// top_cmd_uart
module top_cmd_uart #(
    parameter integer CLOCK_FREQ = 100_000_000,
    parameter integer BAUD_RATE  = 115200
)(
    input  logic       clk,
    input  logic       reset,
    input  logic       RxD,
    output logic       TxD,
    output logic [7:0] led
);
    logic [7:0] rx_byte;
    logic       rx_valid;
    Rx #(
        .clk_freq  (CLOCK_FREQ),
        .baud_rate (BAUD_RATE)
    ) u_rx (
        .clk_fpga   (clk),
        .reset      (reset),
        .RxD        (RxD),
        .RxData     (rx_byte),
        .data_valid (rx_valid)
    );
    logic [7:0] tx_data;
    logic       tx_start;
    logic       tx_free;
    Tx #(
        .CLOCK_FREQ (CLOCK_FREQ),
        .BAUD_RATE  (BAUD_RATE)
    ) u_tx (
        .clk    (clk),
        .reset  (reset),
        .ready  (tx_start),
        .tx_data(tx_data),
        .TxD    (TxD),
        .tdre   (tx_free)
    );
    logic       cmd_ready;
    logic       seq_sel;      
    logic [7:0] n_value;
    logic       cmd_ack;
    command_parser u_parser (
        .clk      (clk),
        .reset    (reset),
        .rx_byte  (rx_byte),
        .rx_valid (rx_valid),
        .cmd_ack  (cmd_ack),
        .cmd_ready(cmd_ready),
        .seq_sel  (seq_sel),
        .n_value  (n_value)
    );
    logic        pad_start, pad_done;
    logic [31:0] pad_res;
    padovan_unit u_pad (
        .clk    (clk),
        .reset  (reset),
        .start  (pad_start),
        .n      (n_value),
        .result (pad_res),
        .done   (pad_done)
    );
    logic        mos_start, mos_done;
    logic [31:0] mos_res;
    moser_unit u_mos (
        .clk    (clk),
        .reset  (reset),
        .start  (mos_start),
        .n      (n_value),
        .result (mos_res),
        .done   (mos_done)
    );
    typedef enum logic [2:0] {
        S_WAIT_CMD,
        S_START_CALC,
        S_WAIT_CALC,
        S_SEND_B0,
        S_SEND_B1,
        S_SEND_B2,
        S_SEND_B3
    } main_state_t;
    main_state_t state;
    logic [31:0] result_reg;
    logic        tx_wait;    
    assign cmd_ack = (state == S_START_CALC);
    assign pad_start = (state == S_START_CALC) && (cmd_ready) && (seq_sel == 1'b0);
    assign mos_start = (state == S_START_CALC) && (cmd_ready) && (seq_sel == 1'b1);
  ...
For scale: about 1800 cells after synthesis, ~300 flip-flops, about 12 I/O pins, about 16000 um^2 of cells after synthesis.
clock: 2.32 ns
lec_check: 0
abc_area: 1
cap_margin: 5
cell_pad_in_sites_detail_placement: 0
core_margin: 2
core_utilization: 72
cts_cluster_diameter: 346
cts_cluster_size: 21
gpl_routability_driven: 1
gpl_timing_driven: 1
max_routing_layer: met5
place_density_lb_addon: 0.15
setup_slack_margin: -0.13
slew_margin: 40
run.sh (not shown) runs the stock make flow with config.mk's settings and CLKGATE_MAP_FILE=.
The first run finished but fails on negative setup slack.
Next try:
--- a/flow/config.mk
+++ b/flow/config.mk
@@ -12,4 +12,3 @@
 export CORE_UTILIZATION = 72
-export CTS_CLUSTER_DIAMETER = 346
-export CTS_CLUSTER_SIZE = 21
+export CTS_CLUSTER_DIAMETER = 143
 export GPL_ROUTABILITY_DRIVEN = 1
@@ -18,3 +17,3 @@
 export PLACE_DENSITY_LB_ADDON = 0.15
-export SETUP_SLACK_MARGIN = -0.13
-export SLEW_MARGIN = 40
+export SETUP_SLACK_MARGIN = -0.21
+export SLEW_MARGIN = 20
==> flow/constraint.sdc (replaced) <==
create_clock -name core_clock -period 2.25 [get_ports {clk}]
set_input_delay 0.4500 -clock core_clock [delete_from_list [all_inputs] [get_ports {clk}]]
set_output_delay 0.4500 -clock core_clock [all_outputs]
set_load 0.01 [all_outputs]
=>
- The new run completed and failed the layout checks on negative setup slack
- final area climbs by a few percent
- power climbs by about a fifth
- non-clock buffer count climbs by 7
- sequential share of layout area drops by 1.5 points
Next try:
==> flow/config.mk (replaced) <==
export PLATFORM = sky130hd
export DESIGN_NAME = top_cmd_uart
export DESIGN_NICKNAME = top_cmd_uart
export VERILOG_FILES = /design/flow/design.v
export SDC_FILE = /design/flow/constraint.sdc
export NUM_CORES = 4
export LEC_CHECK = 0
export CAP_MARGIN = 20
export CORE_MARGIN = 2
export CORE_UTILIZATION = 72
export CTS_CLUSTER_SIZE = 15
export SETUP_SLACK_MARGIN = -0.19
export SLEW_MARGIN = 40
=> The new run finished but failed the layout checks on negative setup slack; sequential share of layout area went down by 2.6 points; clock power went down by 6.7%; area after synthesis went down by 5.9%; die area went down by 5.7%; via count went down by 3.4%; count of clock-buffer cells in the layout stays the same; maximum frequency went down by 5.4%; design area went up by 5.7%.
Next try:
==> flow/config.mk (replaced) <==
export PLATFORM = sky130hd
export DESIGN_NAME = top_cmd_uart
export DESIGN_NICKNAME = top_cmd_uart
export VERILOG_FILES = /design/flow/design.v
export SDC_FILE = /design/flow/constraint.sdc
export NUM_CORES = 4
export LEC_CHECK = 0
export ABC_AREA = 1
export CAP_MARGIN = 5
export CELL_PAD_IN_SITES_DETAIL_PLACEMENT = 0
export CORE_MARGIN = 4
export CORE_UTILIZATION = 66
export GPL_ROUTABILITY_DRIVEN = 1
export GPL_TIMING_DRIVEN = 1
export MAX_ROUTING_LAYER = met5
export PLACE_DENSITY_LB_ADDON = 0.15
export SETUP_SLACK_MARGIN = 0.56
export SLEW_MARGIN = 20
Effect: The new run finished but failed the layout checks on negative setup slack. Total power rises by roughly a tenth. Sequential share of layout area is lower by 7.5 points. Register-to-register slack gains 0.03 ns. Count of clock-buffer cells in the layout rises by 4. Wire length rises by well over a third.
Next try:
--- a/flow/config.mk
+++ b/flow/config.mk
@@ -13,6 +13,6 @@
 export GPL_ROUTABILITY_DRIVEN = 1
-export GPL_TIMING_DRIVEN = 1
+export GPL_TIMING_DRIVEN = 0
 export MAX_ROUTING_LAYER = met5
 export PLACE_DENSITY_LB_ADDON = 0.15
-export SETUP_SLACK_MARGIN = 0.56
+export SETUP_SLACK_MARGIN = 0.15
 export SLEW_MARGIN = 20
==> flow/constraint.sdc (replaced) <==
create_clock -name core_clock -period 2.67 [get_ports {clk}]
set_input_delay 0.5340 -clock core_clock [delete_from_list [all_inputs] [get_ports {clk}]]
set_output_delay 0.5340 -clock core_clock [all_outputs]
set_load 0.01 [all_outputs]
=> The changed run reached the layout checks and failed them: negative setup slack; die size is unchanged; wire length is lower by well over a third; worst setup slack improves by 0.47 ns; clock-buffer cell count is higher by 6; maximum frequency is higher slightly; combinational power is lower by well over a third; global-route usage is lower by 5.7 points; cell area is lower by about a fifth; power is lower by a quarter to a third; synthesized area stays the same.

Starting RTL as in the previous note.
clock: 10.0 ns
lec_check: 0
cap_margin: 20
core_margin: 2
core_utilization: 40
slew_margin: 20
Next try:
--- a/flow/config.mk
+++ b/flow/config.mk
@@ -9,3 +9,6 @@
 export CORE_MARGIN = 2
 export CORE_UTILIZATION = 40
+export CTS_CLUSTER_DIAMETER = 271
+export GPL_ROUTABILITY_DRIVEN = 0
+export GPL_TIMING_DRIVEN = 0
 export SLEW_MARGIN = 20
=> The changed run completed without violations; hold slack gets better by 0.0068 ns; setup slack gains 0.11 ns; flip-flop count stays the same; synthesized area does not change; sequential power stays flat; via count rises by 3.2%; die area is unchanged; register-to-register slack is worse by 0.17 ns; total power decreases by 3.4%.
Next try:
--- a/flow/config.mk
+++ b/flow/config.mk
@@ -8,7 +8,9 @@
 export CAP_MARGIN = 20
 export CORE_MARGIN = 2
-export CORE_UTILIZATION = 40
+export CORE_UTILIZATION = 50
 export CTS_CLUSTER_DIAMETER = 271
+export CTS_CLUSTER_SIZE = 13
 export GPL_ROUTABILITY_DRIVEN = 0
 export GPL_TIMING_DRIVEN = 0
 export SLEW_MARGIN = 20
+export TNS_END_PERCENT = 80
The new run produced a clean layout.
Sequential power is about the same.
Total power went down by 9.8%.
Worst setup slack is better by 0.069 ns.
Wire length went up by 1.5%.
Cell count went down by 5.1%.
Cell area went down by 2.7%.

oak:
Starting RTL as in the previous note.
make LEC_CHECK=0 ABC_AREA=1 CAP_MARGIN=20 CORE_MARGIN=2 CORE_UTILIZATION=72 SETUP_SLACK_MARGIN=0.47 SLEW_MARGIN=20 TNS_END_PERCENT=5 finish   # period 2.56 ns
Layout checks on oak: not met. Flow itself completed; violations: setup timing.
--- input diff oak..pine ---
Settings: SETUP_SLACK_MARGIN now 0.67, was 0.47; PLACE_DENSITY_LB_ADDON now 0.02, previously not set; TNS_END_PERCENT no longer set, was 5; the clock period (ns, I/O delays scaled along) now 2.59, was 2.56.
Results
pine | ERROR | global routing. Reported for oak and pine, horizontal die size turned out identical to the last digit. Between oak and pine, the flow reports total cell area at the placement stage increasing slightly. Changes observed in pine relative to oak: fraction of synthesized cell area in xor and xnor cells was more or less identical; placer congestion estimate went down by 0.021; detailed placement HPWL went down by 1.7%; maximum count of clock buffers along a single path was more or less identical. From oak to pine the numbers moved as follows: placement-stage worst setup slack picked up an extra 140 ps, area after synthesis held steady. Number of buffers added for setup after CTS for pine: 46 up relative to oak. Relative to oak, the cell resize tally after clock tree synthesis of pine is higher by 109.

run A:
top_cmd_uart again, from the RTL that the note above started with.
==> flow/design.v (excerpt) <==
module top_cmd_uart #(
    parameter integer CLOCK_FREQ = 100_000_000,
    parameter integer BAUD_RATE  = 115200
)(
    input  logic       clk,
    input  logic       reset,
    input  logic       RxD,
    output logic       TxD,
    output logic [7:0] led
);
==> flow/config.mk <==
export PLATFORM = sky130hd
export DESIGN_NAME = top_cmd_uart
export DESIGN_NICKNAME = top_cmd_uart
export VERILOG_FILES = /design/flow/design.v
export SDC_FILE = /design/flow/constraint.sdc
export NUM_CORES = 4
export LEC_CHECK = 0
export CAP_MARGIN = 20
export CORE_MARGIN = 2
export CORE_UTILIZATION = 72
export PLACE_DENSITY_LB_ADDON = 0.0
export SETUP_SLACK_MARGIN = 0.82
export SLEW_MARGIN = 20
==> flow/constraint.sdc <==
create_clock -name core_clock -period 2.94 [get_ports {clk}]
set_input_delay 0.5880 -clock core_clock [delete_from_list [all_inputs] [get_ports {clk}]]
set_output_delay 0.5880 -clock core_clock [all_outputs]
set_load 0.01 [all_outputs]
Run A: all stages done; final checks FAILED (negative setup slack).
Input-level comparison between run B and run A:
- SETUP_SLACK_MARGIN no longer set, was 0.82
- PLACE_DENSITY_LB_ADDON no longer set, was 0.0
- CORE_UTILIZATION now 68, was 72
Results
Going from run A to run B, highest achievable clock rate climbed 26 MHz, worst slack at placement dropped 100 ps, final design area excluding fillers dropped 16%.
Of the two values seen for launch point of the critical path, u_parser.tens[1]$_DFFE_PP0P_ was produced by run B and u_pad.p1[7]$_SDFFCE_PN0P_ by run A.
The flow did not stop early for run B: all stages ran, and the layout cleared the timing, DRC and antenna checks.
## Diff of input files: run C against run B
- CORE_UTILIZATION now 72, was 68
- the clock period (ns, I/O delays scaled along) now 2.56, was 2.94
==> comparison <==
[flow] run C | stages: complete | final checks: fail | reason: negative setup slack. From run B to run C the numbers moved as follows: total routing usage reported by global routing up 3.7 points; clock buffer count lower. Diff run B -> run C: via count of the first global-routing pass grew by 606; power per cell area higher; share of the clock period used by the worst path now sits higher; area of the chip now smaller. Re logic share of the area: run B was lower than run C. A capturing instance or port of the critical path of u_parser.n_value[7]$_DFFE_PP0P_ is what run C shows, while u_parser.n_value[6]$_DFFE_PP0P_ belongs to run B. Top routing layer in use: met5 -> run C, met4 -> run B. Taking run B as the reference, in run C cell count increased by about 2.7% relative to the old numbers; proportion of power drawn by combinational gates increased by 1.1 points relative to the old numbers. Run C vs run B, pin slew with the least headroom to its limit went down by 53 ps. Re relative contribution of the clock network to total power: run B and run C aren't equal, and the lower value belongs to run B.
The inputs of run D differ from those of run C as listed below.
- CORE_UTILIZATION changed from 72 to 27
- the clock period (ns, I/O delays scaled along) changed from 2.56 to 12.9
==> comparison <==
Looking across run C and run D, the single run that reached the end with no open violations was run D.
Relative to run C, data required time of the worst path has increased by 10000 ps in run D.
What run D reported for power of the sequential group has to be multiplied by 5.0 to get the figure for run C.
Compared with run C, run D shows initial antenna violation count lower by 1.
Per the comparison of run D with run C, cell area dropped 3.8%; fraction of cell area in non-clock buffers has decreased.
Buffer count excluding the clock tree in the final layout (run C / run D): 5.1
In the flow results for run C and run D, the worst path arrival time is larger on run D.
Power figures rest on the tool's default switching activity, not on a simulated workload.
